**flow/run.sh**
```bash
#!/bin/bash
# the make line also repeats each setting of config.mk as NAME=value (left out here)
make -C /OpenROAD-flow-scripts/flow DESIGN_CONFIG=/design/flow/config.mk WORK_HOME=/design/flow/orfs CLKGATE_MAP_FILE= finish
```
**flow/config.mk**
```make
export PLATFORM = sky130hd
export DESIGN_NAME = top
export DESIGN_NICKNAME = top
export VERILOG_FILES = /design/flow/design.v
export SDC_FILE = /design/flow/constraint.sdc
export NUM_CORES = 4
export LEC_CHECK = 0
export ABC_AREA = 1
export CAP_MARGIN = 0
export CORE_MARGIN = 2
export CORE_UTILIZATION = 72
export CTS_CLUSTER_DIAMETER = 372
export CTS_CLUSTER_SIZE = 10
export HOLD_SLACK_MARGIN = 0.29
export PLACE_DENSITY_LB_ADDON = 0.01
export SETUP_SLACK_MARGIN = 0.71
export SLEW_MARGIN = 20
export TNS_END_PERCENT = 10
```
**flow/constraint.sdc**
```tcl
create_clock -name core_clock -period 2.43 [get_ports {clk}]
set_input_delay 0.4860 -clock core_clock [delete_from_list [all_inputs] [get_ports {clk}]]
set_output_delay 0.4860 -clock core_clock [all_outputs]
set_load 0.01 [all_outputs]
```
**flow/design.v**
```verilog
`timescale 1ns / 1ps
module top(input clk, rst_raw, up, left, right, down, 
           input [15:0]switches, output dp,a,b,c,d,e,f,g, output [3:0]anode,
           output load_done, output reg fsm_done);
    wire [7:0] A, B;     
    wire [3:0] init_ram_addr, fsm_ram_addr, ram_addr;    
    wire [1:0] rf_w_addr;
    wire rf_w_en;
    wire ram_w_en, init_ram_w_en, fsm_ram_w_en;    
    wire [1:0] reg_r_addr1, reg_r_addr2, reg_r_addr3, reg_r_addr4;
    wire [7:0] init_w_ram_data, fsm_w_ram_data, 
               w_ram_data, r_ram_data;   
    wire acc_en, acc_clear;
    wire done;
    wire [3:0] pp0, pp1;  
    wire [1:0] A1, A2, B1, B2;   
    wire [4:0] acc;  
    wire [4:0] C11, C12, C21, C22;   
    wire up_clean, left_clean, rst, right_clean, down_clean;    
    reg load_en;
    reg load_button;     
    reg start_button;    
    reg C11_button, C12_button, C21_button, C22_button;  
    reg display;     
    debouncer udb(.clk(clk), .raw(up), .clean(up_clean)); 
    debouncer ldb(.clk(clk), .raw(left), .clean(left_clean)); 
    debouncer cdb(.clk(clk), .raw(rst_raw), .clean(rst));  
    debouncer rdb(.clk(clk), .raw(right), .clean(right_clean)); 
    debouncer ddb(.clk(clk), .raw(down), .clean(down_clean)); 
    load_RAM init(.clk(clk), 
                  .rst(rst), 
                  .en(load_en), 
                  .button(load_button), 
                  .matrices(switches), 
                  .write_en(init_ram_w_en), 
                  .done(load_done), 
                  .ram_addr(init_ram_addr),
                  .w_ram_data(init_w_ram_data));   
    controller fsm(.clk(clk),
                   .rst(rst),
                   .start(start_button),
                   .acc(acc),
                   .ram_addr(fsm_ram_addr),
                   .rf_w_addr(rf_w_addr),
                   .ram_w_en(fsm_ram_w_en), 
                   .rf_w_en(rf_w_en), 
                   .w_ram_data(fsm_w_ram_data), 
                   .reg_r_addr1(reg_r_addr1), 
                   .reg_r_addr2(reg_r_addr2), 
                   .reg_r_addr3(reg_r_addr3), 
                   .reg_r_addr4(reg_r_addr4),
                   .acc_en(acc_en),
                   .acc_clear(acc_clear),
                   .done(done),
                   .C11(C11), 
                   .C12(C12), 
                   .C21(C21), 
                   .C22(C22));
    register_file rf(.clk(clk), 
                     .rst(rst), 
                     .write_en(rf_w_en), 
                     .w_addr(rf_w_addr), 
                     .r_addr1(reg_r_addr1), 
                     .r_addr2(reg_r_addr2), 
                     .r_addr3(reg_r_addr3), 
                     .r_addr4(reg_r_addr4), 
                     .w_data(r_ram_data[1:0]),  
                     .data1(A1), 
                     .data2(A2), 
                     .data3(B1), 
                     .data4(B2));               
    RAM8bit ram(.clk(clk), .rst(rst), .write_en(ram_w_en), .address(ram_addr), 
                .w_data(w_ram_data), .r_data(r_ram_data));       
    multiplier multi0(.A(A1), .B(B1), .product(pp0));
    multiplier multi1(.A(A2), .B(B2), .product(pp1));
    accumulator accum(.clk(clk), .rst(rst), .acc_en(acc_en), .clear(acc_clear), 
                      .pp0(pp0), .pp1(pp1), .acc(acc));
    display seg(.clk(clk), 
                .rst(rst),
                .display(display), 
                .C11(C11), 
                .C12(C12), 
                .C21(C21), 
                .C22(C22),
                .C11_button(C11_button), 
                .C12_button(C12_button),
                .C21_button(C21_button),
                .C22_button(C22_button),
                .dp(dp),.a(a),.b(b),.c(c),.d(d),.e(e),.f(f),.g(g), 
                .anode(anode));   
    assign ram_addr = load_en ? init_ram_addr : fsm_ram_addr;
    assign w_ram_data = load_en ? init_w_ram_data : fsm_w_ram_data;
    assign ram_w_en = load_en ? init_ram_w_en : fsm_ram_w_en;    
    always @(posedge clk) begin
        if(rst)
            fsm_done <= 0;
        else if(done)
            fsm_done <= done;
        else
            fsm_done <= fsm_done;
    end
    always @(posedge clk) begin
        if(rst) begin
            load_en <= 1;    
            load_button <= 0;    
            start_button <= 0;   
            C11_button <= 0;     
            C12_button <= 0;
            C21_button <= 0;
            C22_button <= 0;
            display <= 0;    
        end else if(load_en) begin
            if(load_done) begin  
                load_en <= 0;    
                load_button <= 0;    
            end else begin
                load_en <= 1;
                load_button <= left_clean;    
            end
        end else if(!fsm_done) begin
            load_en <= 0;   
            load_button <= 0;   
            start_button <= right_clean & load_done;   
        end else if(fsm_done) begin  
            load_en <= 0;
            load_button <= 0;
            start_button <= 0;   
            C11_button <= up_clean;  
            C12_button <= left_clean;
            C21_button <= right_clean;
            C22_button <= down_clean;
            display <= 1;    
        end
    end
endmodule
module debouncer(input raw, input clk, output reg clean);
    reg [9:0]counter;    
    always @(posedge clk) begin
        if(raw) begin
            if(!(&counter))  
                counter <= counter + 1;  
        end else begin
            if(counter != 0) 
                counter <= counter - 1;  
        end
        if(&counter)
            clean <= 1;
        else if(counter == 0)
            clean <= 0;
    end
endmodule
module load_RAM(input clk, rst, en, button, input [15:0]matrices,
                output reg write_en, done, output reg [3:0]ram_addr,
                output reg [7:0]w_ram_data);
    reg [2:0]count;  
    reg [1:0]current;
    always @(*) begin
        case(count)
            0: current = matrices[15:14];    
            1: current = matrices[13:12];
            2: current = matrices[11:10];
            3: current = matrices[9:8];
            4: current = matrices[7:6];
            5: current = matrices[5:4];
            6: current = matrices[3:2];
            7: current = matrices[1:0];  
        endcase
    end    
    always @(posedge clk) begin
        if(rst) begin
            count <= 0;
            write_en <= 0;
            done <= 0;
            ram_addr <= 0;
            w_ram_data <= 0;
        end else if(en && button) begin    
            write_en <= done ? 0 : 1;    
            if(!done) begin     
                ram_addr <= count;
                w_ram_data <= {6'b000000,current};   
                count <= count + 1;
                if(&count)
                    done <= 1;   
            end 
        end else if(done) begin   
            count <= 0;
            write_en <= 0;
            done <= 1;   
            ram_addr <= 0;
            w_ram_data <= 0;
        end 
    end
endmodule
module controller(input clk,
                  input rst,
                  input start,
                  input [4:0] acc,
                  output reg [3:0] ram_addr,
                  output reg [1:0] rf_w_addr,
                  output reg ram_w_en, rf_w_en, 
                  output reg [7:0] w_ram_data, 
                  output reg [1:0] reg_r_addr1, reg_r_addr2, reg_r_addr3, reg_r_addr4,
                  output reg acc_en,
                  output reg acc_clear,
                  output reg done,
                  output reg [4:0] C11, C12, C21, C22);
    parameter IDLE = 0; 
    parameter READ_A1 = 1;
    parameter LOAD_A1_READ_A2 = 2;
    parameter LOAD_A2_READ_B1 = 3;
    parameter LOAD_B1_READ_B2 = 4;
    parameter LOAD_B2 = 5;
    parameter MULTIPLY = 6;
    parameter ADD = 7;
    parameter WRITE = 8;
    parameter UPDATE = 9;
    parameter DONE = 10;
    reg [3:0] PS, NS;
    reg [2:0] iteration, next_it;     
    reg [2:0] A1_addr, A2_addr, B1_addr, B2_addr; 
    always @(posedge clk) begin
        if(rst) begin
            PS <= IDLE;
            iteration <= 0;
        end else begin
            PS <= NS;
            iteration <= next_it;
        end
    end
    always @(posedge clk) begin
        if(rst)
            {C11,C12,C21,C22} <= 0;
        else if(PS == WRITE) begin
            case(iteration)
                0: C11 <= acc;
                1: C12 <= acc;
                2: C21 <= acc;
                3: C22 <= acc;
            endcase
        end 
    end
    always @(*) begin
        case(PS)
            IDLE: NS = start ? READ_A1 : IDLE;    
            READ_A1: NS = LOAD_A1_READ_A2;
            LOAD_A1_READ_A2: NS = LOAD_A2_READ_B1;
            LOAD_A2_READ_B1: NS = LOAD_B1_READ_B2;
            LOAD_B1_READ_B2: NS = LOAD_B2;
            LOAD_B2: NS = MULTIPLY;
            MULTIPLY: NS = ADD;
            ADD: NS = WRITE;
            WRITE: NS = UPDATE;  
            UPDATE: NS = (iteration == 4) ? DONE : READ_A1;   
            DONE: NS = IDLE;     
            default: NS = IDLE; 
        endcase     
    end
    always @(*) begin
        case(iteration)
            0: {A1_addr,A2_addr,B1_addr,B2_addr} = {3'd0,3'd1,3'd4,3'd6};
            1: {A1_addr,A2_addr,B1_addr,B2_addr} = {3'd0,3'd1,3'd5,3'd7};
            2: {A1_addr,A2_addr,B1_addr,B2_addr} = {3'd2,3'd3,3'd4,3'd6};
            3: {A1_addr,A2_addr,B1_addr,B2_addr} = {3'd2,3'd3,3'd5,3'd7};
            default: {A1_addr,A2_addr,B1_addr,B2_addr} = {3'd2,3'd3,3'd5,3'd7};
        endcase
    end
    always @(*) begin
        case(iteration)
            0: next_it = (PS == WRITE) ? 1 : 0;
            1: next_it = (PS == WRITE) ? 2 : 1;
            2: next_it = (PS == WRITE) ? 3 : 2;
            3: next_it = (PS == WRITE) ? 4 : 3;
            default: next_it = iteration;    
        endcase
    end
    always @(*) begin
        ram_addr = 0;
        rf_w_addr = 0;
        ram_w_en = 0;
        rf_w_en = 0;
        w_ram_data = 0;
        reg_r_addr1 = 0;
        reg_r_addr2 = 1;
        reg_r_addr3 = 2;
        reg_r_addr4 = 3;
        acc_en = 0;
        acc_clear = 0;
        done = 0;
        case(PS)
            READ_A1: begin  
                rf_w_en = 1;
                ram_addr = A1_addr;
            end
            LOAD_A1_READ_A2: begin    
                rf_w_en = 1;
                rf_w_addr = 0;
                ram_addr = A2_addr;
            end
            LOAD_A2_READ_B1: begin
                rf_w_en = 1;
                rf_w_addr = 1;   
                ram_addr = B1_addr;
            end
            LOAD_B1_READ_B2: begin
                rf_w_en = 1;
                rf_w_addr = 2;
                ram_addr = B2_addr;
            end
            LOAD_B2: begin
                rf_w_en = 1;
                rf_w_addr = 3;
                ram_addr = B2_addr;
            end
            MULTIPLY: begin
                rf_w_addr = 3;
                ram_addr = B2_addr;
            end
            ADD: begin
                acc_en = 1;
                rf_w_addr = 3;
                ram_addr = B2_addr;
            end
            WRITE: begin
                rf_w_addr = 3;
                ram_w_en = 1;
                w_ram_data = {3'b000, acc};    
                ram_addr = {2'b10, iteration[1:0]};    
            end   
            UPDATE: begin
                rf_w_addr = 3;
                done = (iteration == 4) ? 1 : 0;     
                acc_clear = 1;   
            end
            DONE: begin
                rf_w_addr = 3;
                acc_clear = 1;
                done = 1;
            end
            default: ;
        endcase
    end
endmodule
module register_file(clk, rst, write_en, w_addr, r_addr1, r_addr2, r_addr3, 
                     r_addr4, w_data, data1, data2, data3, data4);
    parameter DATA_W = 2;     
    parameter ADDR_CNT = 4;     
    parameter ADDR_W = $clog2(ADDR_CNT);    
    input clk, rst, write_en;
    input [ADDR_W-1:0]r_addr1, r_addr2, r_addr3, r_addr4, w_addr;
    input [DATA_W-1:0]w_data;
    output reg [DATA_W-1:0]data1, data2, data3, data4;
    reg[DATA_W-1:0] mem[0:ADDR_CNT-1];  
    integer i;
    always @(posedge clk) begin
        if(rst) begin
            for(i=0; i<ADDR_CNT; i=i+1) begin
                mem[i] <= 0; 
            end
        end else begin
            if(write_en)
                mem[w_addr] <= w_data;
        end
    end
    always @(*) begin
        data1 = mem[r_addr1];
        data2 = mem[r_addr2];
        data3 = mem[r_addr3];
        data4 = mem[r_addr4];
    end
endmodule
module RAM8bit(clk, rst, write_en, address, w_data, r_data);
    parameter DATA_W = 8;    
    parameter ADDR_CNT = 12;    
    parameter ADDR_W = $clog2(ADDR_CNT);  
    input clk,rst,write_en;
    input [ADDR_W-1:0]address;
    input [DATA_W-1:0]w_data;
    output reg [DATA_W-1:0]r_data;
    reg[DATA_W-1:0] mem[0:ADDR_CNT-1];  
    integer i;
    always @(posedge clk) begin     
        if(rst) begin
            for(i=0; i<ADDR_CNT; i=i+1) 
                mem[i] <= 0;
        end else begin
            if(write_en)
                mem[address] <= w_data;
            else
                r_data <= mem[address];   
        end
    end
endmodule
module multiplier(input [1:0] A, B, output [3:0] product);
    assign product = A * B;
endmodule
module accumulator(input clk, rst, acc_en, clear, input [3:0] pp0, pp1, 
                   output reg [4:0] acc);
    always @(posedge clk) begin
        if(rst || clear)
            acc <= 0;    
        else if(acc_en)
            acc <= pp0 + pp1;  
        else
            acc <= acc;
    end
endmodule
module display(input clk, 
               input rst, 
               input display,
               input [4:0]C11, 
               input [4:0]C12, 
               input [4:0]C21, 
               input [4:0]C22, 
               input C11_button,
               input C12_button,
               input C21_button,
               input C22_button,
               output dp,a,b,c,d,e,f,g, 
               output [3:0]anode);
    wire [4:0] Cij;  
    wire [7:0] bcd_Cij;  
    wire conv_en;   
    wire conv_done;
    wire [3:0] value;   
    display_controller ctrl(.clk(clk),
                            .rst(rst),
                            .display(display),
                            .conv_done(conv_done),
                            .C11(C11),
                            .C12(C12),
                            .C21(C21),
                            .C22(C22),
                            .C11_button(C11_button),
                            .C12_button(C12_button),
                            .C21_button(C21_button),
                            .C22_button(C22_button),
                            .Cij(Cij),
                            .conv_en(conv_en));
    BCDconv converter(.clk(clk), .rst(rst), .en(conv_en), .bin_in({7'b0000000,Cij}), 
                      .bcd_out(bcd_Cij), .done(conv_done));
    anodeGen gen(.clk(clk), .rst(rst), .bcd_in({11'd0, bcd_Cij}), 
                 .anode(anode), .val(value));
    segConv seg(.num(value), .dp(dp),.a(a),.b(b),.c(c),.d(d),.e(e),.f(f),.g(g));
endmodule
module display_controller(input clk,
                          input rst,
                          input display,
                          input conv_done,
                          input [4:0]C11,
                          input [4:0]C12,
                          input [4:0]C21,
                          input [4:0]C22,
                          input C11_button,
                          input C12_button,
                          input C21_button,
                          input C22_button,
                          output reg [4:0]Cij,
                          output reg conv_en);
    parameter IDLE = 0;
    parameter READ = 1;
    parameter CONVERT = 2;
    parameter DISPLAY = 3;
    parameter DONE = 4;
    reg [2:0]PS, NS;
    always @(posedge clk) begin
        if(rst)
            PS <= IDLE;
        else
            PS <= NS;
    end
    always @(*) begin
        case(PS)
            IDLE: NS = display ? READ : IDLE;    
            READ: NS = CONVERT;
            CONVERT: NS = conv_done ? DISPLAY : CONVERT;  
            DISPLAY: NS = (|{C11_button,C12_button,C21_button,C22_button}) 
                           ? READ : DISPLAY;    
            default: NS = IDLE;
        endcase
    end
    always @(*) conv_en = (PS == CONVERT) ? 1 : 0;   
    always @(posedge clk) begin
        if(rst)
            Cij <= 0;
        else begin
            if(PS == READ) begin
                if(C11_button)
                    Cij <= C11;
                else if(C12_button)
                    Cij <= C12;
                else if(C21_button)
                    Cij <= C21;
                else if(C22_button)
                    Cij <= C22;
            end
        end
    end
endmodule
module BCDconv(input clk, en, rst, input [11:0]bin_in, 
               output reg [15:0]bcd_out, output reg done);
    parameter IDLE = 2'b00;
    parameter ADD = 2'b01;
    parameter SHIFT = 2'b10;
    parameter DONE = 2'b11;
    reg [27:0]shift_reg;    
    reg [3:0]shift_idx;     
    reg [1:0]state;        
    always @(posedge clk) begin
        if(rst) begin   
            done <= 0;
            bcd_out <= 0;
            shift_reg <= 0;
            shift_idx <= 0;
            state <= IDLE;
        end else begin
            case(state)
                IDLE: begin
                    done <= 0;
                    if(en) begin
                        shift_idx <= 0;
                        shift_reg <= {16'b0, bin_in};    
                        state <= SHIFT;
                    end
                end
                ADD: begin
                    if(shift_reg[27:24] > 4)
                        shift_reg[27:24] <= shift_reg[27:24] + 3;
                    if(shift_reg[23:20] > 4)
                        shift_reg[23:20] <= shift_reg[23:20] + 3;
                    if(shift_reg[19:16] > 4)
                        shift_reg[19:16] <= shift_reg[19:16] + 3;
                    if(shift_reg[15:12] > 4)
                        shift_reg[15:12] <= shift_reg[15:12] + 3;
                    state <= SHIFT;
                end
                SHIFT: begin  
                    shift_reg <= shift_reg << 1;   
                    shift_idx <= shift_idx + 1;    
                    if(shift_idx == 11)
                        state <= DONE;
                    else
                        state <= ADD;
                end
                DONE: begin
                    bcd_out <= shift_reg[27:12];     
                    done <= 1;
                    state <= IDLE;    
                end
            endcase
        end
    end
endmodule
module anodeGen(input clk, rst, input [15:0]bcd_in, 
                output reg [3:0]anode, output reg [3:0] val);
    reg [9:0] count; 
    always @(posedge clk) begin
        if(rst) begin
            anode <= 4'b1110; 
            val <= 0;
            count <= 0;
        end else begin
            count <= count + 1;
            if(count == 1023) begin    
                anode <= {anode[0],anode[3:1]};	 
                count <= 0;   
            end
            case(anode)
                4'b1110: val <= bcd_in[3:0];
                4'b1101: val <= bcd_in[7:4];
                4'b1011: val <= bcd_in[11:8];
                4'b0111: val <= bcd_in[15:12];
            endcase
        end
    end
endmodule
module segConv(input [3:0]num, output reg dp,a,b,c,d,e,f,g);
    always @(*) begin
        dp = 1'b1;    
        case(num)    
            4'b0000: {a,b,c,d,e,f,g} = 7'b0000001;
            4'b0001: {a,b,c,d,e,f,g} = 7'b1001111;
            4'b0010: {a,b,c,d,e,f,g} = 7'b0010010;
            4'b0011: {a,b,c,d,e,f,g} = 7'b0000110;
            4'b0100: {a,b,c,d,e,f,g} = 7'b1001100;
            4'b0101: {a,b,c,d,e,f,g} = 7'b0100100;
            4'b0110: {a,b,c,d,e,f,g} = 7'b0100000;
            4'b0111: {a,b,c,d,e,f,g} = 7'b0001111;
            4'b1000: {a,b,c,d,e,f,g} = 7'b0000000;
            4'b1001: {a,b,c,d,e,f,g} = 7'b0001100;
            default: {a,b,c,d,e,f,g} = 7'b1111111;
        endcase
    end
endmodule
```
==> results of run 1 <==
-- area by class of cell --
class	count	area (µm²)
sequential	226	5480
timing repair buffer	129	1150
multi-input combinational	969	6040
fill	523	1080
inverter	138	549
tap	211	264
clock buffer	42	753
-- routing by layer --
metal,track usage (%),up-vias,wire [µm]
met2,53.4,1124,17600
met5,0,-,0
li1,-,4846,-
met3,4.09,376,5250
met4,7.84,0,3010
met1,40.5,5229,13000
-- through the flow --
stage / std cells / setup WS, ns / setup TNS, ns / total power [W]
floorplan: 1361 / 0.279 / 0 / 0.0128
global placement: 1620 / 0.00188 / 0 / 0.0147
detailed placement: 1621 / -0.0751 / -0.459 / 0.0151
CTS: 1674 / 0.187 / 0 / 0.0195
global route: 1715 / -0.405 / -0.963 / 0.0245
finish: 1715 / -0.443 / -1.02 / 0.0236
-- timing repair --
| action | 4_1_cts | 5_1_grt |
|---|---|---|
| gates resized | 44 | 165 |
| setup buffers | 11 | 37 |
| pin swaps | 16 | 63 |
| setup endpoints to repair | 142 | 207 |
| gates cloned | 0 | 3 |
==> results.rst, run 1 <==
Flow metrics
------------

.. list-table::
   :header-rows: 1

   * - Metric
     - Value
   * - Area growth from synthesis to layout
     - 25.4%
   * - Reg-to-reg critical path endpoint
     - accum.acc[2]
   * - Avg Vias per Cell
     - between 6 and 7
   * - Main synth FF type
     - dfxtp_1
   * - Net count reported at finish
     - between 1500 and 2000
   * - Net switching power of the design
     - between 0.01 and 0.015 W
   * - Residual antenna-violating net count after detailed routing
     - 0
   * - Setup repair after global routing missed its margin
     - yes
   * - Main area contributors
     - edfxtp_1 (24%), dfxtp_1 (24%), nand2_1 (10%), ha_1 (7.2%), nor2_1 (5.1%)
   * - Combinational power
     - between 0.01 and 0.015 W
   * - Proportion of synthesized area in mux cells
     - 0%
   * - Clock Tree Root
     - clkbuf_16
   * - Reported leakage power
     - just over 6 nW
   * - Relative slew slack
     - between 40% and 50%
   * - Transition time of the tightest slew-check pin
     - roughly 0.83 ns
   * - Wire length of the first global-routing pass
     - between 40000 and 50000 µm
   * - Time the worst path needs with I/O delays and setup
     - between 2 and 3 ns
   * - Number of diodes added for antenna fixing
     - 0
   * - Top power group
     - combinational cells
   * - Post-synthesis cell count from yosys
     - 1361
   * - Worst Hold Class
     - reg2reg
   * - Cell count along the critical path
     - 7
   * - Post-Place Cell Area
     - 12200 µm²
   * - Slowest Stage Delay on Critical Path
     - between 0.7 and 0.8 ns
   * - Estimated wirelength of the detail-placed design
     - roughly 17000 µm
   * - Number of cell rows
     - 45
   * - Maximum frequency from static timing analysis
     - 348 MHz
   * - CP Launch Point
     - rf.mem[3][0]
   * - Share of the core filled by cells before placement
     - around three quarters
   * - Dominant cell by count in the synthesized netlist
     - nand2_1
   * - Clock share of power
     - 15.6%
   * - Run status
     - failed layout checks
   * - Type of the worst setup path
     - reg2reg
   * - Cell area after layout
     - between 10000 and 15000 µm²
   * - Syn Area/Cell
     - about 8.3 µm²
   * - HP Start
     - udb.clean
   * - Layout Check Failures
     - setup timing
   * - Final clock skew
     - between 0.015 and 0.02 ns
   * - DRC violation total after the first TritonRoute iteration
     - 1927
   * - Largest area contributor in the netlist
     - edfxtp_1
   * - Buffer levels on the longest clock path
     - 3
   * - Maximum VDD drop
     - 0.00112 V
   * - Pin count of the biggest net entering global routing
     - between 40 and 50
   * - Post-synthesis instance area
     - roughly 11000 µm²
   * - Most used standard cells in the synthesized netlist
     - nand2_1 (310), nor2_1 (154), dfxtp_1 (134)
   * - CP max-delay cell
     - fa_1
   * - WP buf/inv
     - 1
   * - Sequential cell area fraction in the yosys report
     - a little under half
   * - Setup-violating endpoint count in the final report
     - 3
   * - Antenna violations before repair
     - 0
   * - Final estimated routing congestion in global placement
     - roughly 0.92
   * - Die width
     - approximately 130 µm
   * - Fraction of post-synthesis cell area in the top cell type by area
     - about a quarter
   * - Critical path endpoint
     - accum.acc[2]
   * - Number of failing hold endpoints at the final stage
     - 0
   * - Remaining routing DRC violations
     - 0
   * - Total Die Area
     - 16800 µm²
   * - Post-synthesis adder-cell area fraction
     - 8.58%
   * - Synth Warn #
     - 13
   * - Ao+oa area frac
     - about 12%
   * - Number of max-slew violations in the final report
     - 0
   * - Fraction of power consumed by sequential logic
     - a little under a third
   * - WP data arrival
     - between 3 and 4 ns
   * - Total Routed Length
     - 38900 µm
   * - Total power divided by cell area
     - 1660 nW/µm²
   * - CTS tree
     - done
   * - Total clock network power
     - 0.00368 W
   * - Router iterations before antenna repair
     - 9
   * - Peak fanout along the critical path
     - 2
   * - All-Layer GR Usage
     - a little under a third
   * - Area fraction in and, or, nand and nor cells after synthesis
     - between 20% and 30%
   * - Endpoint required time on the critical path
     - approximately 2.9 ns
   * - Internal power contribution
     - 0.0128 W
   * - Share of power burned in combinational logic
     - between 50% and 60%
   * - Worst setup SP type
     - register
   * - Floorplan net count
     - ~1500
   * - CP endpoint kind
     - register
   * - Routed WL per cell
     - approximately 23 µm
   * - Overall overflow remaining after global route
     - 0
   * - Flip-flop and latch count after synthesis
     - between 200 and 250
   * - Post-synthesis chip area from yosys
     - around 11000 µm²
   * - Num CTS Buffers
     - 26
   * - Clock-pin slew of the registers on the worst-case setup and hold paths
     - around 0.060 ns
   * - Count of hold-fix buffers inserted at cts
     - 0
   * - Ys async rst share
     - 0%
   * - H-tree levels
     - 1
   * - Die y size
     - around 130 µm
   * - Floorplan Core Area
     - between 15000 and 20000 µm²
   * - Final hold slack
     - approximately 0.46 ns
   * - Via count of the first global-routing pass
     - around 9200
   * - Worst-Skew Late Latency
     - between 0.5 and 0.6 ns
   * - Critical path's top delay family
     - adder cells
   * - # IOs
     - 36
   * - Final core utilization
     - 92.9%
   * - Minimum setup slack among reg-to-reg paths
     - -0.44 ns
   * - Dominant non-sequential cell family after synthesis
     - simple AND/OR/NAND/NOR gates
   * - Worst Slack Setup Final
     - -0.443 ns
   * - Depth of the worst register-to-register path
     - 7
   * - Count of mapped cells out of synthesis
     - around 1400
   * - Number of cells on the worst hold path
     - 2
   * - Unique masters post-synth
     - 47
   * - Endpoint of the worst hold path
     - udb.clean
   * - Number of enable flip-flop cells
     - about 92
   * - XOR/XNOR Area Share
     - just under 4%
   * - OpenROAD warnings
     - approximately 41
   * - Sequential power
     - approximately 0.0074 W
   * - Sequence of cells on the critical path
     - nand2_1, fa_2, fa_1, inv_2, fa_2, nand2_1, a21oi_1
   * - Clock Sink Count
     - about 230
   * - Number of port buffers
     - 34
   * - Beginning of the worst register-to-register path
     - rf.mem[3][0]
   * - Max-cap violation count
     - 0
   * - Via Count
     - between 10000 and 15000
   * - Final clock period utilization by the worst path
     - 118%
   * - Switching fraction of total power
     - between 40% and 50%
==> inputs of run 2 (changes only) <==
Settings changed: ABC_AREA 1 to default, CAP_MARGIN 0 to 20, CORE_UTILIZATION 72 to 67, CTS_CLUSTER_DIAMETER 372 to default, CTS_CLUSTER_SIZE 10 to 32, HOLD_SLACK_MARGIN 0.29 to default, PLACE_DENSITY_LB_ADDON 0.01 to default, SETUP_SLACK_MARGIN 0.71 to 1.5, TNS_END_PERCENT 10 to default.
Clock period 2.43 ns to 6.16 ns, I/O delays scaled along.
==> run 2 against run 1 <==
Effect of this change: now clean on timing, DRC and antenna; clock-buffer cell count shrank 6; critical path type is now in2reg; highest routed layer unchanged; clock power shrank 62%; via count shrank 25%; critical path depth grew 2.
==> results.rst, run 2 <==
Flow metrics
------------

.. list-table::
   :header-rows: 1

   * - Metric
     - Value
   * - Cts repair resizes
     - 0
   * - Setup-violating endpoint count in the final report
     - 0
   * - Internal power contribution
     - ~0.0044 W
   * - Remaining routing DRC violations
     - 0
   * - Floorplan Core Area
     - around 17000 µm²
   * - Switching fraction of total power
     - a little under two fifths
   * - Final clock period utilization by the worst path
     - about 57%
   * - CP Launch Point
     - rst_raw
   * - Clock-pin slew of the registers on the worst-case setup and hold paths
     - around 0.060 ns
   * - Antenna violations before repair
     - 0
   * - Number of failing hold endpoints at the final stage
     - 0
   * - Count of hold-fix buffers inserted at cts
     - 0
   * - Final clock skew
     - about 0.021 ns
   * - Final-layout setup total negative slack
     - 0 ns
   * - Endpoint of the worst hold path
     - seg.ctrl.PS[0]
   * - Largest area contributor in the netlist
     - edfxtp_1
   * - Number of cells on the worst hold path
     - 1
   * - Routed WL per cell
     - between 15 and 20 µm
   * - Ao+oa area frac
     - around 14%
   * - Synth Warn #
     - 13
   * - Most used standard cells in the synthesized netlist
     - nor2_1 (154), dfxtp_1 (134), edfxtp_1 (92)
   * - Estimated wirelength of the detail-placed design
     - between 15000 and 20000 µm
   * - Share of power burned in combinational logic
     - roughly two fifths
   * - Depth of the worst register-to-register path
     - 4
   * - Count of mapped cells out of synthesis
     - ~1200
   * - Top power group
     - sequential cells
   * - Dominant cell by count in the synthesized netlist
     - nor2_1
   * - Sequence of cells on the critical path
     - clkdlybuf4s50_1, inv_1, ha_1, a21o_1, a21oi_1, o21bai_1, a2111oi_0, or3_1, o211ai_1
   * - # IOs
     - 36
   * - Number of enable flip-flop cells
     - roughly 90
   * - Buffer levels on the longest clock path
     - 3
   * - Fraction of post-synthesis cell area in the top cell type by area
     - around a quarter
   * - Sequential cell area fraction in the yosys report
     - between 40% and 50%
   * - Unique masters post-synth
     - between 70 and 80
   * - WP data arrival
     - roughly 3.7 ns
   * - Wire length of the first global-routing pass
     - approximately 38000 µm
   * - OpenROAD warnings
     - about 40
   * - Main area contributors
     - edfxtp_1 (24%), dfxtp_1 (23%), ha_1 (7.0%), nor2_1 (5.0%), mux2i_1 (4.2%)
   * - Clock share of power
     - around a fifth
   * - Minimum setup slack among reg-to-reg paths
     - roughly 3.3 ns
   * - Main synth FF type
     - dfxtp_1
   * - Sequential power
     - 0.00290 W
   * - Ys async rst share
     - 0%
   * - XOR/XNOR Area Share
     - 4.07%
   * - Relative slew slack
     - 23.5%
   * - Number of diodes added for antenna fixing
     - 0
   * - Avg Vias per Cell
     - slightly above 6
   * - Worst Hold Class
     - reg2reg
   * - Net count reported at finish
     - ~1300
   * - Peak fanout along the critical path
     - 9
   * - Run status
     - timing/DRC/antenna clean
   * - Transition time of the tightest slew-check pin
     - approximately 1.1 ns
   * - Router iterations before antenna repair
     - 6
   * - Dominant non-sequential cell family after synthesis
     - simple AND/OR/NAND/NOR gates
   * - Post-synthesis adder-cell area fraction
     - under 10%
   * - Type of the worst setup path
     - in2reg
   * - DRC violation total after the first TritonRoute iteration
     - approximately 650
   * - All-Layer GR Usage
     - 24.8%
   * - Number of max-slew violations in the final report
     - 0
   * - CTS tree
     - done
   * - Flip-flop and latch count after synthesis
     - 226
   * - Setup repair after global routing missed its margin
     - no
   * - Post-synthesis instance area
     - around 12000 µm²
   * - Post-CTS setup buffer count
     - 0
   * - Total power divided by cell area
     - ~560 nW/µm²
   * - Clock Sink Count
     - 226
   * - Post-synthesis cell count from yosys
     - approximately 1200
   * - Num CTS Buffers
     - 24
   * - Beginning of the worst register-to-register path
     - load_en
   * - Syn Area/Cell
     - 9.87 µm²
   * - Reported leakage power
     - 5.19 nW
   * - Combinational power
     - approximately 0.0028 W
   * - Overall overflow remaining after global route
     - 0
   * - Critical path endpoint
     - cdb.counter[9]
   * - Number of cell rows
     - ~48
   * - Total Die Area
     - 18400 µm²
   * - CP endpoint kind
     - register
   * - Post-synthesis chip area from yosys
     - 11600 µm²
   * - Endpoint required time on the critical path
     - between 6 and 7 ns
   * - Proportion of synthesized area in mux cells
     - ~6.3%
   * - Die y size
     - approximately 140 µm
   * - H-tree levels
     - 1
   * - Slowest Stage Delay on Critical Path
     - approximately 0.57 ns
   * - Critical path's top delay family
     - AND-OR/OR-AND gates
   * - Area fraction in and, or, nand and nor cells after synthesis
     - 16.6%
   * - Clock Tree Root
     - clkbuf_16
   * - Via Count
     - a little under 9000
   * - Reg-to-reg critical path endpoint
     - ram.mem[1][1]
   * - Cell count along the critical path
     - 9
   * - Share of the core filled by cells before placement
     - 67.8%
   * - HP Start
     - seg.ctrl.PS[0]
   * - Maximum frequency from static timing analysis
     - 284 MHz
   * - Total Routed Length
     - between 20000 and 25000 µm
   * - Max-cap violation count
     - 0
   * - Fraction of power consumed by sequential logic
     - 40.8%
   * - Residual antenna-violating net count after detailed routing
     - 0
   * - Worst setup SP type
     - input pin
   * - Time the worst path needs with I/O delays and setup
     - between 3 and 4 ns
   * - Area growth from synthesis to layout
     - 10.3%
   * - Net switching power of the design
     - about 0.0027 W
   * - Die width
     - roughly 140 µm
   * - Final core utilization
     - between 70% and 80%
   * - Number of port buffers
     - 34
   * - CP max-delay cell
     - a2111oi_0
   * - Final estimated routing congestion in global placement
     - 0.831
   * - Worst-Skew Late Latency
     - 0.52 ns
   * - Floorplan net count
     - ~1300
   * - Number of fill cells
     - 1303
   * - Pin count of the biggest net entering global routing
     - 66
   * - Maximum VDD drop
     - 0.000400 V
   * - Total clock network power
     - between 0.001 and 0.0015 W
   * - WP buf/inv
     - 2
   * - Via count of the first global-routing pass
     - 7972
-- run 2: area by class of cell --
class,count,area [µm²],area share [%]
clock buffers,36,717,5.60
clock inverters,8,61.3,0.479
inverters,57,214,1.67
multi-input cells,844,5740,44.8
flip-flops and latches,226,5450,42.5
well taps,225,282,2.20
repair buffers,35,348,2.72
-- run 2: through the flow --
stage,setup slack [ns],total power (W),cells,hold WS (ns),instance area [µm²]
after floorplan,2.98,0.00503,1177,0.426,11600
after global placement,2.27,0.00560,1387,0.439,12000
after detailed placement,2.15,0.00572,1387,0.450,12000
after CTS,2.70,0.00715,1431,0.464,12800
after global routing,2.43,0.00767,1431,0.490,12800
final,2.64,0.00713,1431,0.465,12800
-- run 2: layer usage --
metal / GRT usage (%) / vias to the layer above / share of wire (%)
met3: 2.92 / 31 / 4.4
met2: 40.9 / 193 / 47
met5: 0 / - / 0
met4: 5.79 / 0 / 2.0
met1: 35.4 / 4113 / 47
li1: - / 4306 / -
==> inputs of run 3 (changes only) <==
Settings changed: ABC_AREA from default to 0, CORE_MARGIN 2 to 7, CORE_UTILIZATION 67 to 23, CTS_CLUSTER_SIZE 32 to default, MIN_ROUTING_LAYER from default to met1, PLACE_DENSITY_LB_ADDON from default to 0.17, SETUP_SLACK_MARGIN 1.5 to default, TNS_END_PERCENT from default to 75.
Clock period 6.16 ns to 4.33 ns, I/O delays scaled along.
==> run 3 against run 2 <==
Effect of this change: still clean on timing, DRC and antenna; worst setup slack worse by 1.4 ns; critical path depth unchanged; global-route usage is 16 points lower; synthesized area stayed put; utilization down 47 points; sequential cell count unchanged; total power rose by 50%; critical endpoint is now udb.counter[7]; largest cell class unchanged.
==> results.rst, run 3 <==
Flow metrics
------------

.. list-table::
   :header-rows: 1

   * - Metric
     - Value
   * - Sequential cell area fraction in the yosys report
     - a little under half
   * - CP Launch Point
     - up
   * - Ao+oa area frac
     - 14.1%
   * - CP max-delay cell
     - a2111oi_0
   * - Post-synthesis cell count from yosys
     - 1177
   * - Worst-Skew Late Latency
     - ~0.55 ns
   * - Beginning of the worst register-to-register path
     - load_en
   * - Area growth from synthesis to layout
     - 17.6%
   * - Net count reported at finish
     - ~1300
   * - Share of power burned in combinational logic
     - between 30% and 40%
   * - Maximum frequency from static timing analysis
     - 324 MHz
   * - Relative slew slack
     - between 20 and 30%
   * - Endpoint of the worst hold path
     - fsm.PS[0]
   * - Post-CTS setup buffer count
     - 0
   * - Power consumption
     - approximately 0.011 W
   * - Count of mapped cells out of synthesis
     - between 1000 and 1500
   * - Time the worst path needs with I/O delays and setup
     - roughly 3 ns
   * - # IOs
     - 36
   * - Fraction of post-synthesis cell area in the top cell type by area
     - 23.8%
   * - Die width
     - approximately 240 µm
   * - Sequential Area
     - 5450 µm²
   * - Length of routed met3 wiring
     - 899 µm
   * - Avg Vias per Cell
     - around 4.4
   * - Max-cap violation count
     - 0
   * - Worst Hold Class
     - reg2reg
   * - Number of cells on the worst hold path
     - 2
   * - Count of hold-fix buffers inserted at cts
     - 0
   * - Final core utilization
     - between 20% and 30%
   * - Share of the core filled by cells before placement
     - roughly 23%
   * - Area of the multi-input gates
     - between 5000 and 6000 µm²
   * - Syn Area/Cell
     - slightly below 10 µm²
   * - Peak fanout along the critical path
     - 9
   * - OpenROAD warnings
     - 38
   * - Estimated wirelength of the detail-placed design
     - between 15000 and 20000 µm
   * - Final-layout setup total negative slack
     - 0 ns
   * - CTS tree
     - done
   * - Setup repair after global routing missed its margin
     - no
   * - Sequential power
     - roughly 0.0041 W
   * - Ys async rst share
     - 0%
   * - Via Count
     - roughly 8400
   * - Buffer levels on the longest clock path
     - 3
   * - Synth Warn #
     - 13
   * - CP endpoint kind
     - register
   * - Net switching power of the design
     - approximately 0.0040 W
   * - Most used standard cells in the synthesized netlist
     - nor2_1 (154), dfxtp_1 (134), edfxtp_1 (92)
   * - Pre-CTS worst setup slack
     - a little over 0.7 ns
   * - Reported leakage power
     - between 5 and 6 nW
   * - Routed WL per cell
     - about 14 µm
   * - Transition time of the tightest slew-check pin
     - around 1.1 ns
   * - Critical path's top delay family
     - AND-OR/OR-AND gates
   * - Critical path endpoint
     - udb.counter[7]
   * - Reg-to-reg critical path endpoint
     - ram.mem[1][1]
   * - Top power group
     - combinational cells
   * - Detailed route wirelength on metal2
     - ~12000 µm
   * - Router iterations before antenna repair
     - 5
   * - Type of the worst setup path
     - in2reg
   * - Number of diodes added for antenna fixing
     - 0
   * - WP buf/inv
     - 2
   * - Post-synthesis chip area from yosys
     - ~12000 µm²
   * - Floorplan net count
     - roughly 1300
   * - Number of fill cells
     - about 5300
   * - Endpoint required time on the critical path
     - between 4 and 5 ns
   * - Num CTS Buffers
     - 30
   * - Overall overflow remaining after global route
     - 0
   * - Flip-flop and latch count after synthesis
     - 226
   * - Sequence of cells on the critical path
     - clkdlybuf4s50_1, inv_1, ha_1, a21o_1, a21oi_1, o21bai_1, a2111oi_0, nor2_1, xor2_1
   * - Final estimated routing congestion in global placement
     - around 0.75
   * - Final clock period utilization by the worst path
     - between 70% and 80%
   * - Metal-1 WL
     - between 10000 and 15000 µm
   * - Combinational power
     - 0.00414 W
   * - Fraction of power consumed by sequential logic
     - a little under two fifths
   * - Number of failing hold endpoints at the final stage
     - 0
   * - Die y size
     - 239 µm
   * - All-Layer GR Usage
     - a little over 9%
   * - Final clock skew
     - 0.0145 ns
   * - Main area contributors
     - edfxtp_1 (24%), dfxtp_1 (23%), ha_1 (7.0%), nor2_1 (5.0%), mux2i_1 (4.2%)
   * - Setup-violating endpoint count in the final report
     - 0
   * - Number of enable flip-flop cells
     - roughly 90
   * - DRC violation total after the first TritonRoute iteration
     - slightly below 500
   * - Remaining routing DRC violations
     - 0
   * - Uppermost metal layer occupied by signal nets
     - met4
   * - HP Start
     - fsm.PS[0]
   * - Residual antenna-violating net count after detailed routing
     - 0
   * - H-tree levels
     - 1
   * - Dominant non-sequential cell family after synthesis
     - simple AND/OR/NAND/NOR gates
   * - Proportion of synthesized area in mux cells
     - 6.26%
   * - Number of max-slew violations in the final report
     - 0
   * - Post-synthesis instance area
     - 11600 µm²
   * - Antenna violations before repair
     - 0
   * - Number of port buffers
     - 34
   * - Area fraction in and, or, nand and nor cells after synthesis
     - ~17%
   * - Cell count along the critical path
     - 9
   * - Clock Sink Count
     - 226
   * - Total Routed Length
     - about 26000 µm
   * - Total clock network power
     - ~0.0025 W
   * - Cts repair resizes
     - 0
   * - Wire length of the first global-routing pass
     - 43600 µm
   * - Clock Tree Root
     - clkbuf_16
   * - Main synth FF type
     - dfxtp_1
   * - Internal power contribution
     - ~0.0066 W
   * - Minimum setup slack among reg-to-reg paths
     - roughly 1.5 ns
   * - Largest area contributor in the netlist
     - edfxtp_1
   * - Run status
     - timing/DRC/antenna clean
   * - Total Die Area
     - around 57000 µm²
   * - Floorplan Core Area
     - between 40000 and 50000 µm²
   * - Clock-pin slew of the registers on the worst-case setup and hold paths
     - ~0.060 ns
   * - Post-synthesis adder-cell area fraction
     - roughly 8.4%
   * - Worst Slack Setup Final
     - around 1.2 ns
   * - Pin count of the biggest net entering global routing
     - around 58
   * - Maximum VDD drop
     - between 0.0002 and 0.0003 V
   * - Clock share of power
     - between 20% and 30%
   * - Dominant cell by count in the synthesized netlist
     - nor2_1
   * - Depth of the worst register-to-register path
     - 5
   * - Via count of the first global-routing pass
     - about 8400
   * - WP data arrival
     - around 3.4 ns
   * - XOR/XNOR Area Share
     - slightly above 4%
   * - Switching fraction of total power
     - between 30 and 40%
   * - Worst setup SP type
     - input pin
   * - Total power divided by cell area
     - 781 nW/µm²
   * - Number of cell rows
     - 82
   * - Unique masters post-synth
     - approximately 74
   * - Slowest Stage Delay on Critical Path
     - around 0.6 ns
-- run 3: per-stage QoR --
stage | area (µm²) | std cells | hold WS (ns)
6_report | 13700 | 1895 | 0.460
5_1_grt | 13700 | 1895 | 0.484
4_1_cts | 13600 | 1895 | 0.466
3_5_place_dp | 12600 | 1840 | 0.452
3_3_place_gp | 12600 | 1840 | 0.440
2_1_floorplan | 11600 | 1177 | 0.426
-- run 3: final cells by class --
cell class                      count  area share (%)
Clock inverter                      7           0.504
Inverter                           57            1.57
Clock buffer                       48            6.89
Timing Repair Buffer               41            2.88
Tap cell                          672            6.16
Sequential cell                   226            39.9
Multi-Input combinational cell    844            42.1
-- run 3: metal layers --
metal	vias to the layer above	track usage, %
li1	4333	-
met1	3935	12.6
met2	83	14.6
met3	30	1.56
met4	0	2.46
met5	-	0
==> inputs of run 4 (changes only) <==
Settings changed: ABC_AREA 0 to default, CORE_ASPECT_RATIO from default to 0.53, CORE_MARGIN 7 to 2, CORE_UTILIZATION 23 to 72, CTS_CLUSTER_DIAMETER from default to 47, GPL_ROUTABILITY_DRIVEN from default to 1, PLACE_DENSITY from default to 0.66, PLACE_DENSITY_LB_ADDON 0.17 to default, SETUP_SLACK_MARGIN from default to 1.76, SLEW_MARGIN 20 to 30, TNS_END_PERCENT 75 to default.
Clock period 4.33 ns to 6.21 ns, I/O delays scaled along.
==> run 4 against run 3 <==
Effect of this change: largest cell class unchanged; worst hold slack improved by 0.0011 ns; sequential cell count did not move; via count rose by 8.0%; die area fell by 70%.
==> results.rst, run 4 <==
Flow metrics
------------

.. list-table::
   :header-rows: 1

   * - Metric
     - Value
   * - Clock-pin slew of the registers on the worst-case setup and hold paths
     - about 0.07 ns
   * - Clock Sink Count
     - roughly 230
   * - Critical path's top delay family
     - AND-OR/OR-AND gates
   * - Internal power contribution
     - about 0.0043 W
   * - Slowest Stage Delay on Critical Path
     - just under 0.6 ns
   * - Routed WL per cell
     - approximately 19 µm
   * - Total Die Area
     - approximately 17000 µm²
   * - DRC violation total after the first TritonRoute iteration
     - ~940
   * - Area fraction in and, or, nand and nor cells after synthesis
     - around 17%
   * - Met1 track utilization from global routing
     - roughly half
   * - Sequence of cells on the critical path
     - clkdlybuf4s50_1, inv_1, ha_1, a21o_1, a21oi_1, o21bai_1, a2111oi_0, nor2_1, xor2_1
   * - Proportion of synthesized area in mux cells
     - 6.26%
   * - Most used standard cells in the synthesized netlist
     - nor2_1 (154), dfxtp_1 (134), edfxtp_1 (92)
   * - Layer with the highest usage
     - met1
   * - Final clock period utilization by the worst path
     - a little under three fifths
   * - Minimum setup slack among reg-to-reg paths
     - roughly 3 ns
   * - CP max-delay cell
     - a2111oi_0
   * - Relative slew slack
     - ~31%
   * - Count of hold-fix buffers inserted at cts
     - 0
   * - Via Count
     - between 9000 and 10000
   * - Wire length of the first global-routing pass
     - 43000 µm
   * - Post-CTS setup buffer count
     - 0
   * - Depth of the worst register-to-register path
     - 4
   * - Pin count of the biggest net entering global routing
     - roughly 84
   * - Num CTS Buffers
     - 20
   * - Worst-Skew Late Latency
     - approximately 0.5 ns
   * - Net switching power of the design
     - a little under 0.003 W
   * - Main area contributors
     - edfxtp_1 (24%), dfxtp_1 (23%), ha_1 (7.0%), nor2_1 (5.0%), mux2i_1 (4.2%)
   * - WP buf/inv
     - 2
   * - Residual antenna-violating net count after detailed routing
     - 0
   * - OpenROAD warnings
     - 40
   * - Power consumption
     - 0.00716 W
   * - Fraction of post-synthesis cell area in the top cell type by area
     - a little under a quarter
   * - Final estimated routing congestion in global placement
     - about 0.88
   * - Clock share of power
     - 17.8%
   * - Floorplan Core Area
     - 15600 µm²
   * - Count of mapped cells out of synthesis
     - roughly 1200
   * - WP data arrival
     - ~3.8 ns
   * - XOR/XNOR Area Share
     - 4.07%
   * - Ys async rst share
     - 0%
   * - # IOs
     - 36
   * - Critical path endpoint
     - udb.counter[7]
   * - H-tree levels
     - 1
   * - Met2 track demand over resource in global routing
     - a little under half
   * - Reported leakage power
     - 5.14 nW
   * - Setup repair after global routing missed its margin
     - no
   * - Clock Tree Root
     - clkbuf_16
   * - Dominant non-sequential cell family after synthesis
     - simple AND/OR/NAND/NOR gates
   * - Number of max-slew violations in the final report
     - 0
   * - Final-layout setup total negative slack
     - 0 ns
   * - Share of the core filled by cells before placement
     - 74.4%
   * - Beginning of the worst register-to-register path
     - load_en
   * - Estimated wirelength of the detail-placed design
     - approximately 18000 µm
   * - CTS tree
     - done
   * - Final clock skew
     - around 0.021 ns
   * - Net count reported at finish
     - roughly 1300
   * - Top power group
     - combinational cells
   * - Run status
     - timing/DRC/antenna clean
   * - Antenna violations before repair
     - 0
   * - Combinational power
     - about 0.003 W
   * - Number of port buffers
     - 34
   * - Transition time of the tightest slew-check pin
     - roughly 1 ns
   * - Die y size
     - slightly below 100 µm
   * - Overall overflow remaining after global route
     - 0
   * - Fraction of power consumed by sequential logic
     - about two fifths
   * - Maximum VDD drop
     - approximately 0.00037 V
   * - Unique masters post-synth
     - around 74
   * - Number of cells on the worst hold path
     - 1
   * - Number of diodes added for antenna fixing
     - 0
   * - Buffer levels on the longest clock path
     - 3
   * - Max-cap violation count
     - 0
   * - All-Layer GR Usage
     - a little under a third
   * - Number of cell rows
     - 33
   * - Total power divided by cell area
     - 564 nW/µm²
   * - Sequential power
     - 0.00290 W
   * - CP endpoint kind
     - register
   * - Largest area contributor in the netlist
     - edfxtp_1
   * - Area growth from synthesis to layout
     - 9.39%
   * - Number of enable flip-flop cells
     - 92
   * - Post-synthesis chip area from yosys
     - around 12000 µm²
   * - Main synth FF type
     - dfxtp_1
   * - Flip-flop and latch count after synthesis
     - roughly 230
   * - Total Routed Length
     - between 20000 and 30000 µm
   * - Global routing met3 resource utilization
     - approximately 5.7%
   * - Setup-violating endpoint count in the final report
     - 0
   * - Syn Area/Cell
     - about 9.9 µm²
   * - CP Launch Point
     - up
   * - Sequential cell area fraction in the yosys report
     - a little under half
   * - Cell count along the critical path
     - 9
   * - HP Start
     - seg.ctrl.PS[0]
   * - Total clock network power
     - roughly 0.0013 W
   * - Endpoint of the worst hold path
     - seg.ctrl.PS[0]
   * - Post-synthesis adder-cell area fraction
     - 8.38%
   * - Synth Warn #
     - 13
   * - Peak fanout along the critical path
     - 9
   * - Number of failing hold endpoints at the final stage
     - 0
   * - Remaining routing DRC violations
     - 0
   * - Maximum frequency from static timing analysis
     - 281 MHz
   * - Type of the worst setup path
     - in2reg
   * - Post-synthesis cell count from yosys
     - between 1000 and 1500
   * - Die width
     - about 180 µm
   * - Post-synthesis instance area
     - between 10000 and 15000 µm²
   * - Switching fraction of total power
     - approximately two fifths
   * - Router iterations before antenna repair
     - 5
   * - Dominant cell by count in the synthesized netlist
     - nor2_1
   * - Share of power burned in combinational logic
     - a little over two fifths
   * - Time the worst path needs with I/O delays and setup
     - ~3.6 ns
   * - Worst setup SP type
     - input pin
   * - Endpoint required time on the critical path
     - 6.46 ns
   * - Floorplan net count
     - 1272
   * - Avg Vias per Cell
     - between 6 and 7
   * - Ao+oa area frac
     - 14.1%
   * - Via count of the first global-routing pass
     - approximately 8300
   * - Reg-to-reg critical path endpoint
     - ram.mem[1][1]
   * - Worst Hold Class
     - reg2reg
   * - Cts repair resizes
     - 0
## run 4: per-stage QoR
| step | utilization [%] | setup slack (ns) | hold slack (ns) | cells | cell area (µm²) |
|---|---|---|---|---|---|
| floorplan | - | 3.02 | 0.426 | 1177 | 11600 |
| global placement | 77.0 | 2.32 | 0.441 | 1372 | 12000 |
| detailed placement | 77.0 | 2.24 | 0.443 | 1372 | 12000 |
| CTS | 81.2 | 2.76 | 0.463 | 1408 | 12700 |
| global route | 81.4 | 2.38 | 0.478 | 1408 | 12700 |
| finish | 81.4 | 2.66 | 0.461 | 1408 | 12700 |
## run 4: cell type report
| cell class | instances | area [µm²] |
|---|---|---|
| tap | 210 | 263 |
| clock buffer | 24 | 536 |
| multi-input combinational | 844 | 5760 |
| fill | 991 | 2910 |
| sequential | 226 | 5450 |
| inverter | 57 | 214 |
| timing repair buffer | 35 | 348 |
| clock inverter | 12 | 131 |
## run 4: metal layers
metal	up-vias	share of wire (%)	wire, µm
met5	-	0	0
met4	0	1.4	361
met3	37	8.0	2140
met2	389	42	11300
met1	4349	48	12900
li1	4274	-	-
==> inputs of run 5 (changes only) <==
Settings changed: ABC_AREA from default to 1, CORE_ASPECT_RATIO 0.53 to default, CTS_CLUSTER_DIAMETER 47 to 25, CTS_CLUSTER_SIZE from default to 99, GPL_ROUTABILITY_DRIVEN 1 to default, MIN_ROUTING_LAYER met1 to default, PLACE_DENSITY 0.66 to 0.37, SETUP_SLACK_MARGIN 1.76 to 0.37, SLEW_MARGIN 30 to 20.
Clock period 6.21 ns to 2.43 ns, I/O delays scaled along.
==> run 5 against run 4 <==
Effect of this change: the layout now fails its checks (setup timing); routed wire length is 41% higher; worst setup slack lost 2.7 ns; clock power increased to 5.6 times the previous value; clock-buffer cell count rose by 41; synthesized area decreased by 2.2%; via count is 27% higher; largest power group unchanged; sequential share of layout area down 5.2 points; global-route usage rose by 5.4 points; combinational power rose to 3.5 times the previous value.
==> results.rst, run 5 <==
Flow metrics
------------

.. list-table::
   :header-rows: 1

   * - Metric
     - Value
   * - Switching fraction of total power
     - roughly two fifths
   * - Relative slew slack
     - approximately 45%
   * - Count of mapped cells out of synthesis
     - 1361
   * - Fraction of power consumed by sequential logic
     - approximately 29%
   * - Avg Vias per Cell
     - between 6 and 7
   * - Post-synthesis chip area from yosys
     - 11400 µm²
   * - Setup repair after global routing missed its margin
     - yes
   * - CP max-delay cell
     - fa_1
   * - Worst-Skew Late Latency
     - between 0.5 and 0.6 ns
   * - Maximum VDD drop
     - around 0.0013 V
   * - Post-synthesis adder-cell area fraction
     - ~8.6%
   * - Time the worst path needs with I/O delays and setup
     - between 2 and 3 ns
   * - Number of diodes added for antenna fixing
     - 0
   * - Clock Sink Count
     - roughly 230
   * - Clock Tree Root
     - clkbuf_16
   * - Number of port buffers
     - 34
   * - CTS tree
     - done
   * - Total Die Area
     - ~17000 µm²
   * - Endpoint of the worst hold path
     - fsm.PS[3]
   * - Reported leakage power
     - around 6.4 nW
   * - Critical path endpoint
     - accum.acc[4]
   * - Final estimated routing congestion in global placement
     - 0.891
   * - Share of the core filled by cells before placement
     - between 70% and 80%
   * - Clock-pin slew of the registers on the worst-case setup and hold paths
     - ~0.05 ns
   * - Worst setup SP type
     - register
   * - Main synth FF type
     - dfxtp_1
   * - Endpoint required time on the critical path
     - about 2.9 ns
   * - Area fraction in and, or, nand and nor cells after synthesis
     - approximately 22%
   * - Total clock network power
     - 0.00713 W
   * - Die y size
     - around 130 µm
   * - Pin count of the biggest net entering global routing
     - 59
   * - Floorplan Core Area
     - around 15000 µm²
   * - Max-cap violation count
     - 0
   * - Critical path's top delay family
     - adder cells
   * - Top power group
     - combinational cells
   * - WP buf/inv
     - 2
   * - Number of cell rows
     - between 40 and 50
   * - Area growth from synthesis to layout
     - 27.5%
   * - Ys async rst share
     - 0%
   * - Transition time of the tightest slew-check pin
     - just over 0.8 ns
   * - Routed WL per cell
     - 21.8 µm
   * - Residual antenna-violating net count after detailed routing
     - 0
   * - Setup-violating endpoint count in the final report
     - 2
   * - Clock share of power
     - between 20% and 30%
   * - Minimum setup slack among reg-to-reg paths
     - -0.08 ns
   * - Fraction of post-synthesis cell area in the top cell type by area
     - between 20% and 30%
   * - Number of max-slew violations in the final report
     - 0
   * - Total Routed Length
     - between 30000 and 40000 µm
   * - Number of enable flip-flop cells
     - ~92
   * - Sequential power
     - approximately 0.0073 W
   * - Synth Warn #
     - 13
   * - Post-Place Cell Area
     - 12100 µm²
   * - Critical Path Most Common Cell
     - nand2_1
   * - H-tree levels
     - 2
   * - Final hold slack
     - approximately 0.45 ns
   * - Final clock skew
     - about 0.025 ns
   * - CP endpoint kind
     - register
   * - Layout Check Failures
     - setup timing
   * - Post-synthesis instance area
     - 11400 µm²
   * - # IOs
     - 36
   * - Unique masters post-synth
     - about 47
   * - XOR/XNOR Area Share
     - between 3 and 4%
   * - Syn Area/Cell
     - around 8.3 µm²
   * - Net switching power of the design
     - 0.0105 W
   * - Total power divided by cell area
     - between 1500 and 2000 nW/µm²
   * - Antenna violations before repair
     - 0
   * - Main area contributors
     - edfxtp_1 (24%), dfxtp_1 (24%), nand2_1 (10%), ha_1 (7.2%), nor2_1 (5.1%)
   * - WP data arrival
     - 2.94 ns
   * - Final core utilization
     - about 94%
   * - Sequence of cells on the critical path
     - nand2_1, fa_2, fa_1, inv_2, ha_1, nand2_1, inv_1, o21bai_2, a21oi_1
   * - Number of failing hold endpoints at the final stage
     - 0
   * - Via count of the first global-routing pass
     - ~10000
   * - Die width
     - 130 µm
   * - Final clock period utilization by the worst path
     - 103%
   * - Proportion of synthesized area in mux cells
     - 0%
   * - HP Start
     - fsm.PS[6]
   * - Share of power burned in combinational logic
     - around 42%
   * - Post-synthesis cell count from yosys
     - 1361
   * - Combinational power
     - 0.0105 W
   * - Internal power contribution
     - approximately 0.015 W
   * - OpenROAD warnings
     - 43
   * - Cell area after layout
     - approximately 14000 µm²
   * - Dominant cell by count in the synthesized netlist
     - nand2_1
   * - Via Count
     - around 11000
   * - DRC violation total after the first TritonRoute iteration
     - around 1900
   * - Beginning of the worst register-to-register path
     - rf.mem[1][1]
   * - Non-filler instance count after layout
     - approximately 1700
   * - Peak fanout along the critical path
     - 2
   * - Remaining routing DRC violations
     - 0
   * - Net count reported at finish
     - about 1600
   * - Most used standard cells in the synthesized netlist
     - nand2_1 (310), nor2_1 (154), dfxtp_1 (134)
   * - Run status
     - failed layout checks
   * - Slowest Stage Delay on Critical Path
     - 0.52 ns
   * - Depth of the worst register-to-register path
     - 9
   * - Ao+oa area frac
     - roughly 12%
   * - Number of cells on the worst hold path
     - 2
   * - Estimated wirelength of the detail-placed design
     - around 17000 µm
   * - Worst Slack Setup Final
     - -0.0750 ns
   * - Floorplan net count
     - approximately 1500
   * - Largest area contributor in the netlist
     - edfxtp_1
   * - Dominant non-sequential cell family after synthesis
     - simple AND/OR/NAND/NOR gates
   * - Reg-to-reg critical path endpoint
     - accum.acc[4]
   * - Overall overflow remaining after global route
     - 0
   * - Router iterations before antenna repair
     - 10
   * - Count of placed standard cells including taps
     - 1619
   * - Flip-flop and latch count after synthesis
     - roughly 230
   * - Sequential cell area fraction in the yosys report
     - between 40 and 50%
   * - Maximum frequency from static timing analysis
     - 399 MHz
   * - Wire length of the first global-routing pass
     - just under 50000 µm
   * - Num CTS Buffers
     - about 52
   * - Cell count along the critical path
     - 9
   * - Buffer levels on the longest clock path
     - 3
   * - Worst Hold Class
     - reg2reg
   * - Type of the worst setup path
     - reg2reg
   * - CP Launch Point
     - rf.mem[1][1]
   * - All-Layer GR Usage
     - 36.9%
-- run 5: final cells by class --
class	count	area (µm²)
Clock buffer	65	1470
Clock inverter	32	324
Fill cell	468	847
Inverter	138	526
Multi-Input combinational cell	968	5580
Sequential cell	226	5460
Tap cell	211	264
Timing Repair Buffer	94	836
Timing Repair inverter	1	5.00
-- run 5: timing repair --
action | CTS | global route
hold buffers | 0 | 0
gates resized | 20 | 71
cloned | 0 | 1
setup endpoints to repair | 62 | 84
pin swaps | 3 | 10
buffers inserted | 3 | 15
-- run 5: metal layers --
| metal | part of all wire (%) | vias up | wire (µm) | global-route usage [%] |
|---|---|---|---|---|
| li1 | - | 4843 | - | - |
| met1 | 35 | 5278 | 13100 | 45.2 |
| met2 | 47 | 1046 | 17900 | 63.1 |
| met3 | 12 | 297 | 4350 | 6.73 |
| met4 | 6.5 | 0 | 2450 | 17.8 |
| met5 | 0 | - | 0 | 0 |
-- run 5: through the flow --
step | setup TNS (ns) | setup WS, ns | total power (W)
floorplan | 0 | 0.279 | 0.0128
global placement | 0 | 0.0210 | 0.0148
detailed placement | -0.443 | -0.0712 | 0.0152
CTS | 0 | 0.172 | 0.0229
global route | -0.373 | -0.163 | 0.0259
finish | -0.115 | -0.0750 | 0.0250
==> inputs of run 6 (changes only) <==
Settings changed: CAP_MARGIN 20 to 40, CTS_CLUSTER_DIAMETER 25 to 372, CTS_CLUSTER_SIZE 99 to 10, PLACE_DENSITY 0.37 to default, PLACE_DENSITY_LB_ADDON from default to 0.01, SETUP_SLACK_MARGIN 0.37 to -0.24.
==> run 6 against run 5 <==
Effect of this change: now clean on timing, DRC and antenna; critical path depth is 2 lower; synthesized area stayed put; routed wire length is 35% lower; critical path type unchanged.
==> results.rst, run 6 <==
Flow metrics
------------

.. list-table::
   :header-rows: 1

   * - Metric
     - Value
   * - Number of failing hold endpoints at the final stage
     - 0
   * - Final-layout setup total negative slack
     - 0 ns
   * - Internal power contribution
     - 0.0112 W
   * - Routed WL per cell
     - 14.7 µm
   * - Post-synthesis cell count from yosys
     - about 1400
   * - Net count reported at finish
     - ~1500
   * - HP Start
     - fsm.PS[5]
   * - Depth of the worst register-to-register path
     - 7
   * - Count of placed standard cells including taps
     - around 1600
   * - Pre-CTS worst setup slack
     - -0.0960 ns
   * - Clock share of power
     - 18.3%
   * - Maximum frequency from static timing analysis
     - around 440 MHz
   * - Top power group
     - combinational cells
   * - CP Launch Point
     - rf.mem[1][0]
   * - Sequence of cells on the critical path
     - nand2_1, fa_1, fa_1, inv_1, fa_1, nand2_1, a21oi_1
   * - Fraction of post-synthesis cell area in the top cell type by area
     - 24.3%
   * - Sequential power
     - between 0.007 and 0.008 W
   * - Reported leakage power
     - ~5.8 nW
   * - Worst setup SP type
     - register
   * - Post-synthesis chip area from yosys
     - around 11000 µm²
   * - Uppermost metal layer occupied by signal nets
     - met4
   * - # IOs
     - 36
   * - Type of the worst setup path
     - reg2reg
   * - Main synth FF type
     - dfxtp_1
   * - Switching fraction of total power
     - 41.0%
   * - Transition time of the tightest slew-check pin
     - 0.662 ns
   * - Estimated wirelength of the detail-placed design
     - around 17000 µm
   * - Cell count along the critical path
     - 7
   * - Router iterations before antenna repair
     - 5
   * - Total Routed Length
     - 24500 µm
   * - Most used standard cells in the synthesized netlist
     - nand2_1 (310), nor2_1 (154), dfxtp_1 (134)
   * - Endpoint of the worst hold path
     - fsm.PS[10]
   * - Net switching power of the design
     - about 0.0078 W
   * - Die width
     - around 130 µm
   * - Metal-1 WL
     - roughly 11000 µm
   * - Setup repair after global routing missed its margin
     - no
   * - Share of power burned in combinational logic
     - roughly 45%
   * - Number of enable flip-flop cells
     - between 90 and 100
   * - Unique masters post-synth
     - 47
   * - Clock Tree Root
     - clkbuf_16
   * - Clock Sink Count
     - approximately 230
   * - Floorplan Core Area
     - roughly 15000 µm²
   * - Max-cap violation count
     - 0
   * - Share of the core filled by cells before placement
     - about three quarters
   * - Number of max-slew violations in the final report
     - 0
   * - CP endpoint kind
     - register
   * - Area fraction in and, or, nand and nor cells after synthesis
     - between 20% and 30%
   * - Combinational power
     - about 0.0084 W
   * - Run status
     - timing/DRC/antenna clean
   * - Buffer levels on the longest clock path
     - 3
   * - Ys async rst share
     - 0%
   * - Avg Vias per Cell
     - 5.77
   * - Floorplan net count
     - 1456
   * - Endpoint required time on the critical path
     - 2.89 ns
   * - Total clock network power
     - approximately 0.0035 W
   * - Fraction of power consumed by sequential logic
     - a little under two fifths
   * - Count of mapped cells out of synthesis
     - between 1000 and 1500
   * - Pin count of the biggest net entering global routing
     - between 40 and 50
   * - Area growth from synthesis to layout
     - 13.8%
   * - Post-synthesis instance area
     - approximately 11000 µm²
   * - H-tree levels
     - 1
   * - WP data arrival
     - about 2.8 ns
   * - Post-CTS setup buffer count
     - 0
   * - Number of diodes added for antenna fixing
     - 0
   * - Worst Slack Setup Final
     - roughly 0.13 ns
   * - Overall overflow remaining after global route
     - 0
   * - Cts repair resizes
     - 0
   * - Worst-Skew Late Latency
     - between 0.5 and 0.6 ns
   * - Total power divided by cell area
     - 1460 nW/µm²
   * - Final clock skew
     - between 0.01 and 0.015 ns
   * - Wire length of the first global-routing pass
     - approximately 41000 µm
   * - Beginning of the worst register-to-register path
     - rf.mem[1][0]
   * - Non-filler instance count after layout
     - about 1700
   * - Final estimated routing congestion in global placement
     - between 0.8 and 0.9
   * - Final clock period utilization by the worst path
     - a little over nine tenths
   * - Num CTS Buffers
     - 26
   * - Sequential cell area fraction in the yosys report
     - a little under half
   * - Final core utilization
     - 84.3%
   * - Peak fanout along the critical path
     - 2
   * - Post-synthesis adder-cell area fraction
     - around 8.6%
   * - Minimum setup slack among reg-to-reg paths
     - ~0.13 ns
   * - Count of hold-fix buffers inserted at cts
     - 0
   * - Antenna violations before repair
     - 0
   * - Worst Hold Class
     - reg2reg
   * - Proportion of synthesized area in mux cells
     - 0%
   * - Number of cell rows
     - 45
   * - Flip-flop and latch count after synthesis
     - 226
   * - Maximum VDD drop
     - slightly above 0.0009 V
   * - Via count of the first global-routing pass
     - 9128
   * - Number of cells on the worst hold path
     - 2
   * - Total Die Area
     - 16800 µm²
   * - Critical path's top delay family
     - adder cells
   * - Ao+oa area frac
     - approximately 12%
   * - Remaining routing DRC violations
     - 0
   * - Critical path endpoint
     - accum.acc[2]
   * - CTS tree
     - done
   * - Reg-to-reg critical path endpoint
     - accum.acc[2]
   * - Main area contributors
     - edfxtp_1 (24%), dfxtp_1 (24%), nand2_1 (10%), ha_1 (7.2%), nor2_1 (5.1%)
   * - Detailed route wirelength on metal2
     - 11900 µm
   * - Residual antenna-violating net count after detailed routing
     - 0
   * - CP max-delay cell
     - fa_1
   * - Via Count
     - approximately 9600
   * - Die y size
     - 130 µm
   * - Synth Warn #
     - 13
   * - DRC violation total after the first TritonRoute iteration
     - around 630
   * - Dominant cell by count in the synthesized netlist
     - nand2_1
   * - Largest area contributor in the netlist
     - edfxtp_1
   * - Critical Path Most Common Cell
     - fa_1
   * - Relative slew slack
     - a little under three fifths
   * - Setup-violating endpoint count in the final report
     - 0
   * - Length of routed met3 wiring
     - between 1000 and 1500 µm
   * - Syn Area/Cell
     - 8.34 µm²
   * - Clock-pin slew of the registers on the worst-case setup and hold paths
     - 0.06 ns
   * - WP buf/inv
     - 1
   * - XOR/XNOR Area Share
     - under 10%
   * - Slowest Stage Delay on Critical Path
     - around 0.55 ns
   * - OpenROAD warnings
     - 38
   * - All-Layer GR Usage
     - a little under 30%
   * - Time the worst path needs with I/O delays and setup
     - 2.30 ns
   * - Number of port buffers
     - 34
   * - Dominant non-sequential cell family after synthesis
     - simple AND/OR/NAND/NOR gates
run 6: stage by stage:
step / cell area [µm²] / power, W / hold slack [ns]
4_1_cts: 12900 / 0.0188 / 0.419
6_report: 12900 / 0.0189 / 0.426
5_1_grt: 12900 / 0.0204 / 0.442
3_3_place_gp: 12200 / 0.0148 / 0.405
3_5_place_dp: 12200 / 0.0153 / 0.427
2_1_floorplan: 11400 / 0.0128 / 0.403
run 6: cell type report:
class	count	area (µm²)
repair buffers	81	693
clock inverters	1	16.3
clock buffers	40	724
multi-input cells	968	5250
flip-flops and latches	226	5450
fillers	952	2400
well taps	211	264
inverters	138	518
run 6: routing by layer:
| metal | global-route usage, % | vias up |
|---|---|---|
| li1 | - | 4748 |
| met1 | 39.7 | 4490 |
| met2 | 50.8 | 294 |
| met3 | 4.09 | 73 |
| met4 | 8.35 | 0 |
| met5 | 0 | - |
Power figures rest on the tool's default switching activity, not on a simulated workload.
